// FM_demodulator
module FM_demodulator
          (
           clk,
           reset,
           clk_enable,
           inp_I,
           inp_Q,
           out_fm
          );
export LEC_CHECK = 0
export CAP_MARGIN = 20
export CORE_MARGIN = 2
export CORE_UTILIZATION = 65
export SLEW_MARGIN = 20
create_clock -name core_clock -period 16.9 [get_ports {clk}]
run.sh (not shown) runs the stock make flow with config.mk's settings and CLKGATE_MAP_FILE=.
The first run finished clean.
Edit:
CORE_UTILIZATION = 40   (was 65)
clock period = 23.5 ns   (was 16.9 ns; I/O delays follow)
Die area grows by 62%; setup slack improved by 3100 ps; hold slack gets better by 20 ps; via count shrinks by 2.5%; critical path depth fell by 7; wire length increases by 5.6%; sequential cell count stays the same; synthesized cell count stays the same; cell area drops by 2.4%; area after synthesis is unchanged.
Edit:
CAP_MARGIN = 15   (was 20)
CORE_UTILIZATION = 72   (was 40)
CTS_CLUSTER_DIAMETER = 215   (was default)
CTS_CLUSTER_SIZE = 34   (was default)
clock period = 12.9 ns   (was 23.5 ns; I/O delays follow)
Outcome: The new run reached the layout checks and failed them: setup timing. Sequential share of layout area is lower by 0.30 points. Cell area is higher by 6.6%. Non-clock buffer count is higher by 746. Clock skew is higher by 6.8 ps. Critical path depth is lower by 4. Wire length is lower by 7.3%. Area after synthesis stays the same.
Edit:
CAP_MARGIN = 20   (was 15)
CELL_PAD_IN_SITES_DETAIL_PLACEMENT = 0   (was default)
CORE_ASPECT_RATIO = 0.74   (was default)
CORE_UTILIZATION = 63   (was 72)
CTS_CLUSTER_DIAMETER = 151   (was 215)
CTS_CLUSTER_SIZE = 100   (was 34)
GPL_TIMING_DRIVEN = 1   (was default)
MAX_ROUTING_LAYER = met4   (was default)
SETUP_SLACK_MARGIN = 3.73   (was default)
SLEW_MARGIN = 10   (was 20)
TNS_END_PERCENT = 70   (was default)
After rerunning: The new run completed and failed the layout checks on setup timing. Via count went down slightly. Final area rises slightly. Cell count came out higher by a few percent. Routed wire length rose by a few percent. Global-route usage falls by 2.4 points. Worst setup slack degrades by 300 ps. Sequential cell count is unchanged.
Edit:
ABC_AREA = 1   (was default)
CELL_PAD_IN_SITES_GLOBAL_PLACEMENT = 3   (was default)
CORE_MARGIN = 7   (was 2)
CORE_UTILIZATION = 36   (was 63)
CTS_CLUSTER_SIZE = 49   (was 100)
GPL_ROUTABILITY_DRIVEN = 0   (was default)
HOLD_SLACK_MARGIN = 0.04   (was default)
MIN_ROUTING_LAYER = met2   (was default)
PLACE_DENSITY_LB_ADDON = 0.19   (was default)
SLEW_MARGIN = 30   (was 10)
TNS_END_PERCENT = 90   (was 70)
What happened: This time the run aborted during 5_1_grt on GRT-0116. Synthesized area is higher by 3.2%. Die area is higher by 87%. Synthesized cell count is higher by 14%.

========
Starting RTL as in the previous note.
export LEC_CHECK = 0
export CAP_MARGIN = 20
export CELL_PAD_IN_SITES_DETAIL_PLACEMENT = 1
export CELL_PAD_IN_SITES_GLOBAL_PLACEMENT = 1
export CORE_MARGIN = 2
export CORE_UTILIZATION = 22
export CTS_CLUSTER_DIAMETER = 284
export GPL_ROUTABILITY_DRIVEN = 0
export GPL_TIMING_DRIVEN = 1
export HOLD_SLACK_MARGIN = 0.18
export MAX_ROUTING_LAYER = met5
export MIN_ROUTING_LAYER = met2
export PLACE_DENSITY_LB_ADDON = 0.13
export SETUP_SLACK_MARGIN = 0.84
export SLEW_MARGIN = 10
create_clock -name core_clock -period 31.2 [get_ports {clk}]
The first run passed the timing, DRC and antenna checks.
==> next run, changes <==
Settings changed: CELL_PAD_IN_SITES_DETAIL_PLACEMENT 1 to default, CELL_PAD_IN_SITES_GLOBAL_PLACEMENT 1 to default, CORE_UTILIZATION 22 to 40, CTS_CLUSTER_DIAMETER 284 to default, GPL_ROUTABILITY_DRIVEN 0 to default, GPL_TIMING_DRIVEN 1 to default, HOLD_SLACK_MARGIN 0.18 to default, MAX_ROUTING_LAYER met5 to default, MIN_ROUTING_LAYER met2 to default, PLACE_DENSITY_LB_ADDON 0.13 to default, SETUP_SLACK_MARGIN 0.84 to default, SLEW_MARGIN 10 to 20.
Clock period 31.2 ns to 21.1 ns, I/O delays scaled along.
What happened: The new run went through all stages and came out clean. Design area decreases by 3.4%. Worst hold slack is worse by 0.012 ns. Core utilization increases by 18 points. Final cell count decreases by 16%. Sequential share of layout area increases by 0.15 points. Global-route usage decreases by 3.2 points.
==> next run, changes <==
Settings changed: CORE_UTILIZATION 40 to 66, CTS_CLUSTER_DIAMETER from default to 43, SETUP_SLACK_MARGIN from default to -1.32, TNS_END_PERCENT from default to 35.
Clock period 21.1 ns to 22.9 ns, I/O delays scaled along.
Outcome:
- The new run ran to the end with no violations
- die area fell by 39%
- hold slack improved by 0.020 ns
- count of clock-buffer cells in the layout stays the same
- routed wire length fell by 4.3%
- area after synthesis does not change
- global-route usage rose by 15 points
- sequential share of layout area barely changes
- via count rose by 1.4%
- synthesized cell count is unchanged
- design area fell by 1.7%
==> next run, changes <==
Settings changed: CORE_UTILIZATION 66 to 72, CTS_CLUSTER_DIAMETER 43 to default, CTS_CLUSTER_SIZE from default to 42, HOLD_SLACK_MARGIN from default to 0.29, PLACE_DENSITY_LB_ADDON from default to 0.0, SETUP_SLACK_MARGIN -1.32 to default, TNS_END_PERCENT 35 to default.
Clock period 22.9 ns to 12.7 ns, I/O delays scaled along.
The new run finished with negative setup slack left.
Wire length barely changes.
Worst hold slack improves by 0.0061 ns.
Sequential share of layout area came out lower by 0.36 points.
Count of clock-buffer cells in the layout came out higher by 9.
Die area came out lower by 8.2%.
Design area came out higher by 8.8%.
Via count came out higher by 6.0%.
Non-clock buffer count came out higher by 782.
Core utilization came out higher by 13 points.

========
v39:
The RTL this note starts from:
==> flow/design.v <==
`timescale 1 ns / 1 ns
module FM_demodulator
          (
           clk,
           reset,
           clk_enable,
           inp_I,
           inp_Q,
           out_fm
          );
  input   clk;
  input   reset;
  input   clk_enable;
  input   signed [38:0] inp_I;   
  input   signed [38:0] inp_Q;   
  output  [12:0] out_fm;   
  wire enb;
  reg signed [38:0] Delay1_out1;   
  reg signed [38:0] Delay2_out1;   
  reg signed [38:0] Delay4_out1;   
  wire signed [31:0] Sum4_sub_cast;   
  wire signed [31:0] Sum4_sub_cast_1;   
  wire signed [31:0] Sum4_sub_temp;   
  wire signed [29:0] Sum4_out1;   
  wire signed [68:0] Product_mul_temp;   
  wire signed [32:0] Product_out1;   
  reg signed [38:0] Delay3_out1;   
  wire signed [30:0] Sum3_sub_cast;   
  wire signed [30:0] Sum3_sub_cast_1;   
  wire signed [30:0] Sum3_sub_temp;   
  wire signed [28:0] Sum3_out1;   
  wire signed [67:0] Product2_mul_temp;   
  wire signed [32:0] Product2_out1;   
  wire signed [31:0] Sum5_sub_cast;   
  wire signed [31:0] Sum5_sub_cast_1;   
  wire signed [31:0] Sum5_sub_temp;   
  wire [12:0] OUTPUT_rsvd;   
  reg [12:0] OUTPUT_rsvdreg;
  assign enb = clk_enable;
  always @(posedge clk or posedge reset)
    begin : Delay1_process
      if (reset == 1'b1) begin
        Delay1_out1 <= 39'sh0000000000;
      end
      else begin
        if (enb) begin
          Delay1_out1 <= inp_I;
        end
      end
    end
  always @(posedge clk or posedge reset)
    begin : Delay2_process
      if (reset == 1'b1) begin
        Delay2_out1 <= 39'sh0000000000;
      end
      else begin
        if (enb) begin
          Delay2_out1 <= inp_Q;
        end
      end
    end
  always @(posedge clk or posedge reset)
    begin : Delay4_process
      if (reset == 1'b1) begin
        Delay4_out1 <= 39'sh0000000000;
      end
      else begin
        if (enb) begin
          Delay4_out1 <= Delay2_out1;
        end
      end
    end
  assign Sum4_sub_cast = inp_Q[38:7];
  assign Sum4_sub_cast_1 = Delay4_out1[38:7];
  assign Sum4_sub_temp = Sum4_sub_cast - Sum4_sub_cast_1;
  assign Sum4_out1 = Sum4_sub_temp[29:0];
  assign Product_mul_temp = Delay1_out1 * Sum4_out1;
  assign Product_out1 = Product_mul_temp[66:34];
  always @(posedge clk or posedge reset)
    begin : Delay3_process
      if (reset == 1'b1) begin
        Delay3_out1 <= 39'sh0000000000;
      end
      else begin
        if (enb) begin
          Delay3_out1 <= Delay1_out1;
        end
      end
    end
  assign Sum3_sub_cast = inp_I[38:8];
  assign Sum3_sub_cast_1 = Delay3_out1[38:8];
  assign Sum3_sub_temp = Sum3_sub_cast - Sum3_sub_cast_1;
  assign Sum3_out1 = Sum3_sub_temp[28:0];
  assign Product2_mul_temp = Sum3_out1 * Delay2_out1;
  assign Product2_out1 = Product2_mul_temp[65:33];
  assign Sum5_sub_cast = {Product_out1[32], Product_out1[32:2]};
  assign Sum5_sub_cast_1 = {Product2_out1[32], Product2_out1[32:2]};
  assign Sum5_sub_temp = Sum5_sub_cast - Sum5_sub_cast_1;
  assign OUTPUT_rsvd = Sum5_sub_temp[29:17];
always @(posedge clk)
    begin : OUTPUT_rsvdreg_process    
        if (enb) begin
          OUTPUT_rsvdreg <= OUTPUT_rsvd;
       end
    end
  assign out_fm = OUTPUT_rsvdreg;
endmodule   
clock: 13.4 ns
lec_check: 0
abc_area: 1
cap_margin: 20
core_margin: 2
core_utilization: 63
place_density: 0.38
slew_margin: 20
v39 ended with every stage complete and zero timing, DRC or antenna violations.
> inputs changed (v39 -> v7)
- TNS_END_PERCENT newly set to 15
- PLACE_DENSITY removed (was 0.38)
- CTS_CLUSTER_SIZE newly set to 99
- CORE_UTILIZATION changed from 63 to 72
- CTS_CLUSTER_DIAMETER newly set to 301
- the clock period (ns, I/O delays scaled along) changed from 13.4 to 16.3
--- outcome ---
- | inverter count | v39 vs v7 | ≈ equal |
- Capture point of the worst path: OUTPUT_rsvdreg[7]$_DFFE_PP_ -> v39, OUTPUT_rsvdreg[11]$_DFFE_PP_ -> v7
- Of v7 and v39, the run reporting the lower final area was v7.
- [compare] base=v39 new=v7: least setup slack across all paths after layout increased by 440 ps relative to the old numbers.
Changes in v33 relative to v7:
- CTS_CLUSTER_SIZE: 99 -> unset
- CORE_UTILIZATION: 72 -> 40
- CTS_CLUSTER_DIAMETER: 301 -> unset
- ABC_AREA: 1 -> unset
- TNS_END_PERCENT: 15 -> unset
- the clock period (ns, I/O delays scaled along): 16.3 -> 25.0
[summary]
Comparing v33 and v7, the lower total die area was measured on v7. Post-layout period usage of the worst path: higher on v7. Delta (v33 minus v7): setup slack of the critical path after layout grew by 3540 ps, tightest hold margin level, unique cell type count in the Yosys netlist higher. Compared with v7, in v33 global-route usage -28 points; post-route cell area -about 1.2%; mux contribution to synthesized area +1.1 points.
Relative to v33, the following input files were edited for v19:
- CELL_PAD_IN_SITES_DETAIL_PLACEMENT newly set to 2
- MIN_ROUTING_LAYER newly set to met2
- CELL_PAD_IN_SITES_GLOBAL_PLACEMENT newly set to 2
- PLACE_DENSITY_LB_ADDON newly set to 0.17
- CORE_MARGIN changed from 2 to 3
- MAX_ROUTING_LAYER newly set to met5
- CTS_CLUSTER_SIZE newly set to 69
- TNS_END_PERCENT newly set to 95
- GPL_ROUTABILITY_DRIVEN newly set to 0
- CORE_ASPECT_RATIO newly set to 0.63
- SETUP_SLACK_MARGIN newly set to -1.69
- GPL_TIMING_DRIVEN newly set to 0
[summary]
On v19: number of placed instances with taps included is 311 higher than what v33 gave. Comparing v19 against v33, there is no change at all in total number of H-tree levels. v19 against v33: flip-flop and latch count after synthesis stayed essentially flat; overall die width saw an increase; die size up 0.94%; placed cell area now larger. As far as area fraction in mux cells goes, v19 and v33 are indistinguishable; the numbers are identical. Diff v33..v19 | number of enable-type register cells in the synthesized netlist | unchanged. The log for v19 ends in global routing with error GRT-0116, so the run never completed. Comparing v19 against v33, there is no change at all in area after synthesis. Going from v33 to v19, number of buffers added by the clock tree synthesis step now sits higher; setup slack at placement now sits lower.
### v19 -> v24
- clearing CELL_PAD_IN_SITES_GLOBAL_PLACEMENT, which used to be 2
- clearing PLACE_DENSITY_LB_ADDON, which used to be 0.17
- clearing MIN_ROUTING_LAYER, which used to be met2
- clearing TNS_END_PERCENT, which used to be 95
- clearing CTS_CLUSTER_SIZE, which used to be 69
- clearing GPL_ROUTABILITY_DRIVEN, which used to be 0
- clearing CELL_PAD_IN_SITES_DETAIL_PLACEMENT, which used to be 2
- clearing CORE_ASPECT_RATIO, which used to be 0.63
- clearing GPL_TIMING_DRIVEN, which used to be 0
- clearing MAX_ROUTING_LAYER, which used to be met5
Notes after the runs:
- v24 went all the way through synthesis, placement and routing and the layout is clean on timing, DRC and antenna.
- In v24, post-placement cell area is lower than in v19.
- v19 -> v24: die size flat
- v24 vs v19: HPWL reported at the end of detailed placement down by more than a quarter
- On CTS buffer count, the lower figure sits with v24, not v19.
- Comparing v24 against v19, there is no change at all in fraction of the mapped netlist area in compound gates.
- Relative to v19, initial cell density of the core has gone down in v24.
- Comparing v24 against v19, there is no change at all in number of buffers inserted by hold repair at cts.
- Cmp v19 and v24 / number of rows in the core area / lower: v19
- | setup slack after placement | v24 vs v19 | better |
- Area after synthesis came out exactly the same in v19 and v24.
- [v24] y dimension of the die rose about 26% relative to v19
[inputs] v48 vs v24
- setting CORE_ASPECT_RATIO to 0.63 for the first time
- setting CTS_CLUSTER_SIZE to 69 for the first time
- setting GPL_TIMING_DRIVEN to 0 for the first time
==> results <==
The final layout from v48, which completed every stage, passed the timing, DRC and antenna checks at the end of the flow.
Maximum fanout along the worst path: v48 and v24 compared, higher one is v24
Run comparison: v24 topmost layer with routed signal wires met4; v48 topmost layer with routed signal wires met5
On maximum frequency, v24 beats v48.
v48 vs v24: number of cells on the critical path down
Worst hold margin in v48 vs v24: up 21 ps
Row buffering overhead: v48 higher / v24 lower
Delta (v48 minus v24): share of the clock period used by the worst path after layout rose by 12 points, total wirelength of the detailed-routed design rose by 24%.
v24 → v48: global-route wire length before repair went up about 16%, half-perimeter wire length after placement went up by about 47%, global-route usage went up 5.8 points.

========
// FM_demodulator: RTL as listed in full above, without the edits since
export LEC_CHECK = 0
export CAP_MARGIN = 20
export CORE_MARGIN = 2
export CORE_UTILIZATION = 40
export GPL_ROUTABILITY_DRIVEN = 0
export HOLD_SLACK_MARGIN = 0.18
export SETUP_SLACK_MARGIN = 2.01
export SLEW_MARGIN = 20
create_clock -name core_clock -period 25.0 [get_ports {clk}]
Edit:
--- a/flow/config.mk
+++ b/flow/config.mk
@@ -7,8 +7,14 @@
 export LEC_CHECK = 0
 export CAP_MARGIN = 20
+export CELL_PAD_IN_SITES_DETAIL_PLACEMENT = 1
+export CELL_PAD_IN_SITES_GLOBAL_PLACEMENT = 3
 export CORE_MARGIN = 2
-export CORE_UTILIZATION = 40
+export CORE_UTILIZATION = 21
+export CTS_CLUSTER_DIAMETER = 284
 export GPL_ROUTABILITY_DRIVEN = 0
+export GPL_TIMING_DRIVEN = 1
 export HOLD_SLACK_MARGIN = 0.18
-export SETUP_SLACK_MARGIN = 2.01
-export SLEW_MARGIN = 20
+export MAX_ROUTING_LAYER = met5
+export MIN_ROUTING_LAYER = met2
+export PLACE_DENSITY_LB_ADDON = 0.13
+export SLEW_MARGIN = 10
Setup slack got worse by 880 ps.
Die size is higher by 90%.
Clock-buffer cell count increases by 3.
Maximum frequency drops by about 4%.
Routed wire length came out higher by 35%.
Edit:
==> flow/config.mk (replaced) <==
export PLATFORM = sky130hd
export DESIGN_NAME = FM_demodulator
export DESIGN_NICKNAME = FM_demodulator
export VERILOG_FILES = /design/flow/design.v
export SDC_FILE = /design/flow/constraint.sdc
export NUM_CORES = 4
export LEC_CHECK = 0
export CAP_MARGIN = 30
export CORE_ASPECT_RATIO = 1.48
export CORE_MARGIN = 10
export CORE_UTILIZATION = 40
export CTS_CLUSTER_DIAMETER = 331
export CTS_CLUSTER_SIZE = 100
export PLACE_DENSITY_LB_ADDON = 0.3
export SLEW_MARGIN = 25
export TNS_END_PERCENT = 15
- The changed run passed the timing, DRC and antenna checks
- setup slack improves by 750 ps
- routed wire length goes down by a quarter to a third
- global-route usage goes down by 2.9 points
Edit:
==> flow/config.mk (replaced) <==
export PLATFORM = sky130hd
export DESIGN_NAME = FM_demodulator
export DESIGN_NICKNAME = FM_demodulator
export VERILOG_FILES = /design/flow/design.v
export SDC_FILE = /design/flow/constraint.sdc
export NUM_CORES = 4
export LEC_CHECK = 0
export ABC_AREA = 1
export CAP_MARGIN = 15
export CELL_PAD_IN_SITES_DETAIL_PLACEMENT = 2
export CELL_PAD_IN_SITES_GLOBAL_PLACEMENT = 2
export CORE_ASPECT_RATIO = 0.63
export CORE_MARGIN = 3
export CORE_UTILIZATION = 40
export CTS_CLUSTER_SIZE = 69
export GPL_ROUTABILITY_DRIVEN = 0
export GPL_TIMING_DRIVEN = 0
export MAX_ROUTING_LAYER = met5
export MIN_ROUTING_LAYER = met2
export PLACE_DENSITY_LB_ADDON = 0.17
export SETUP_SLACK_MARGIN = -1.69
export SLEW_MARGIN = 20
export TNS_END_PERCENT = 95
Effect:
- With this change the flow stopped in global routing (5_1_grt)
- area after synthesis increases by 3.2%
- die area decreases by about 3%
- synthesized cell count increases by 14%
Edit:
==> flow/config.mk (replaced) <==
export PLATFORM = sky130hd
export DESIGN_NAME = FM_demodulator
export DESIGN_NICKNAME = FM_demodulator
export VERILOG_FILES = /design/flow/design.v
export SDC_FILE = /design/flow/constraint.sdc
export NUM_CORES = 4
export LEC_CHECK = 0
export CAP_MARGIN = 20
export CELL_PAD_IN_SITES_GLOBAL_PLACEMENT = 3
export CORE_MARGIN = 2
export CORE_UTILIZATION = 40
export GPL_ROUTABILITY_DRIVEN = 0
export GPL_TIMING_DRIVEN = 0
export HOLD_SLACK_MARGIN = 0.18
export MAX_ROUTING_LAYER = met5
export PLACE_DENSITY_LB_ADDON = 0.13
export SETUP_SLACK_MARGIN = 2.01
export SLEW_MARGIN = 10
Outcome: This time the run ran to the end with no violations. Die size fell by 3.9%. Synthesized cell count fell by 12%. Synthesized area fell by 3.1%.
Edit:
==> flow/config.mk (replaced) <==
export PLATFORM = sky130hd
export DESIGN_NAME = FM_demodulator
export DESIGN_NICKNAME = FM_demodulator
export VERILOG_FILES = /design/flow/design.v
export SDC_FILE = /design/flow/constraint.sdc
export NUM_CORES = 4
export LEC_CHECK = 0
export CAP_MARGIN = 20
export CELL_PAD_IN_SITES_DETAIL_PLACEMENT = 2
export CELL_PAD_IN_SITES_GLOBAL_PLACEMENT = 2
export CORE_ASPECT_RATIO = 0.63
export CORE_MARGIN = 3
export CORE_UTILIZATION = 40
export CTS_CLUSTER_SIZE = 69
export GPL_ROUTABILITY_DRIVEN = 0
export GPL_TIMING_DRIVEN = 0
export SETUP_SLACK_MARGIN = -1.69
export SLEW_MARGIN = 20
Result: The changed run passed the timing, DRC and antenna checks. First-iteration DRC count rises by 27%. Die area went up by 0.94%. Routed wire length rises by 16%. Cell area is lower by 0.34%. Global-route usage grows by 4.3 points. Worst setup slack gets worse by 950 ps. Count of clock-buffer cells in the layout stays the same. Sequential share of layout area barely changes.
